## blockRunner
module blockRunner(
    input wire CLK,              
    input wire RST_BTN,          
    output wire VGA_HS_O,        
    output wire VGA_VS_O,        
    output reg [3:0] VGA_R,      
    output reg [3:0] VGA_G,      
    output reg [3:0] VGA_B,      
    output wire a, ba, c, d, e, f, g,
    output wire a1, ba1, c1, d1, e1, f1, g1,
    output wire a2, ba2, c2, d2, e2, f2, g2,
    output wire a3, ba3, c3, d3, e3, f3, g3,
    input SW0,
    input KEY0,
    input KEY1,
    input KEY2,
    input KEY3
    );
    wire rst = ~RST_BTN;     
    reg [15:0] cnt;
    reg pix_stb;
    always @(posedge CLK)
        if (RST_BTN == 1'b0)
            {pix_stb, cnt} <= 17'd0;
        else
            {pix_stb, cnt} <= cnt + 16'h8000;   
    wire [9:0] x;   
    wire [8:0] y;   
    vga640x480 display (
        .i_clk(CLK),
        .i_pix_stb(pix_stb),
        .i_rst(rst),
        .o_hs(VGA_HS_O),
        .o_vs(VGA_VS_O),
        .o_x(x),
        .o_y(y)
    );
   	wire backDrop, sun, moon, cloud, cloud2, cloud3;
   	assign backDrop = ((x > 0) & (y > 300) & (x < 640) & (y < 477)) ? 1 : 0;
  ...
clock: 9.35 ns
lec_check: 0
cap_margin: 5
cell_pad_in_sites_global_placement: 1
core_aspect_ratio: 0.53
core_margin: 2
core_utilization: 28
gpl_timing_driven: 1
max_routing_layer: met4
setup_slack_margin: 2.27
slew_margin: 20
tns_end_percent: 35
run.sh (not shown) runs the stock make flow with config.mk's settings and CLKGATE_MAP_FILE=.
The first run completed without violations.
==> next run, changes <==
ABC_AREA = 1   (was default)
CAP_MARGIN = 20   (was 5)
CELL_PAD_IN_SITES_GLOBAL_PLACEMENT = default   (was 1)
CORE_ASPECT_RATIO = default   (was 0.53)
CORE_UTILIZATION = 62   (was 28)
GPL_TIMING_DRIVEN = default   (was 1)
MAX_ROUTING_LAYER = default   (was met4)
SETUP_SLACK_MARGIN = default   (was 2.27)
TNS_END_PERCENT = default   (was 35)
clock period = 3.58 ns   (was 9.35 ns; I/O delays follow)
Now the flow completed and failed the layout checks on negative setup slack.
Final area rises by 14%.
Worst setup slack is worse by 3700 ps.
First-iteration DRC count climbs by 28%.
Synthesized area goes up by 2.1%.
==> next run, changes <==
ABC_AREA = default   (was 1)
CORE_UTILIZATION = 70   (was 62)
CTS_CLUSTER_SIZE = 47   (was default)
SETUP_SLACK_MARGIN = 0.65   (was default)
clock period = 4.45 ns   (was 3.58 ns; I/O delays follow)
The changed run did not get past global routing (5_1_grt) with GRT-0232.
Synthesized area decreases by a few percent.
Synthesized cell count decreases by about a fifth.
Die area decreases by roughly a tenth.
==> next run, changes <==
CTS_CLUSTER_SIZE = 24   (was 47)
SETUP_SLACK_MARGIN = default   (was 0.65)
clock period = 6.38 ns   (was 4.45 ns; I/O delays follow)
What happened: The new run went through all stages and came out clean. Die size does not change. Synthesized cell count does not change. Area after synthesis is unchanged.

* * *

job 3082:
blockRunner again, from the RTL that the note above started with.
Settings: LEC_CHECK=0, ABC_AREA=1, CAP_MARGIN=15, CORE_MARGIN=2, CORE_UTILIZATION=72, CTS_CLUSTER_SIZE=72, HOLD_SLACK_MARGIN=0.06, PLACE_DENSITY=0.64, SETUP_SLACK_MARGIN=-0.18, SLEW_MARGIN=20; clock period 4.75 ns.
Job 3082: flow complete, layout not clean; failing: negative setup slack
Relative to job 3082, the following input files were edited for job 1405:
- SETUP_SLACK_MARGIN now 1.98, was -0.18
- ABC_AREA no longer set, was 1
- CTS_CLUSTER_SIZE no longer set, was 72
- HOLD_SLACK_MARGIN no longer set, was 0.06
- PLACE_DENSITY no longer set, was 0.64
- CORE_UTILIZATION now 64, was 72
- CAP_MARGIN now 20, was 15
- the clock period (ns, I/O delays scaled along) now 7.38, was 4.75
Findings:
- Looking at max-slew headroom at the worst pin across both flows, job 1405 is the stronger of the two, with job 3082 trailing.
- [job 1405] number of vias per cell after detailed routing rose 1.4% relative to job 3082
- On total area of sequential cells, job 1405 and job 3082 are neck and neck.
- Setup slack at placement: job 1405 vs job 3082 up 0.98 ns
- When job 1405 is set beside job 3082, its clock-buffer cell count turns out to be 4 larger.
- Summary of job 1405 over job 3082: sequential-cell power consumption down 33%, sequential-to-total area share from yosys stat up 0.74 points.
- Post-synth area from yosys stat: job 1405 lower than job 3082
- Job 1405 | stages: all done | timing, DRC, antenna: all pass
Changes in job 7747 relative to job 1405:
- CORE_UTILIZATION: 64 -> 70
- SETUP_SLACK_MARGIN: 1.98 -> -0.27
- the clock period (ns, I/O delays scaled along): 7.38 -> 4.64
[summary]
No crash in job 7747: every stage finished, but the layout fails its final checks due to negative setup slack.
Job 1405 has completed all stages; timing, DRC and antenna checks passed.
Higher area growth from synthesis to final layout was reported by job 7747, not job 1405.
Re final-report setup violation count: job 7747 is 68 up on job 1405.
Across both runs, final hold slack was higher for job 7747 than for job 1405.
Between job 1405 and job 7747, the flow reports detailed-route wire length per cell increasing by more than 10%.
Changes in job 3106 relative to job 7747:
- a deleted SETUP_SLACK_MARGIN that had been -0.27
- a change of CORE_UTILIZATION from 70 to 40
- a change of the clock period (ns, I/O delays scaled along) from 4.64 to 8.31
### Flow results
Job 3106: done, clean on timing, DRC and antenna. What job 3106 reported for total power density per cell area has to be multiplied by 1.9 to get the figure for job 7747. When job 3106 is set beside job 7747, its DRC marker count from the first detailed-route iteration turns out to be 2216 smaller. Routed length on met1 was higher in job 3106 than in job 7747. Changes observed in job 3106 relative to job 7747: post-DP HPWL shrank by about 9%, sequential share of layout area grew by 3.2 points, wire length shrank by 24%, tightest slew margin relative to the limit grew by 12 points. Compared with job 7747, job 3106 shows number of search-and-repair iterations in the first detailed-routing pass lower by 18. Job 3106 vs job 7747 on final worst slack: job 3106 is the higher one. Source of the critical timing path: display.h_count[7]$_SDFFCE_PP0P_ -> job 3106, b2Y[1]$_DFFE_PP_ -> job 7747. Job 3106 ended up with a lower area growth from synthesis to final layout than job 7747 did.
No activity file was given, so power comes from the tool's default toggle rates.
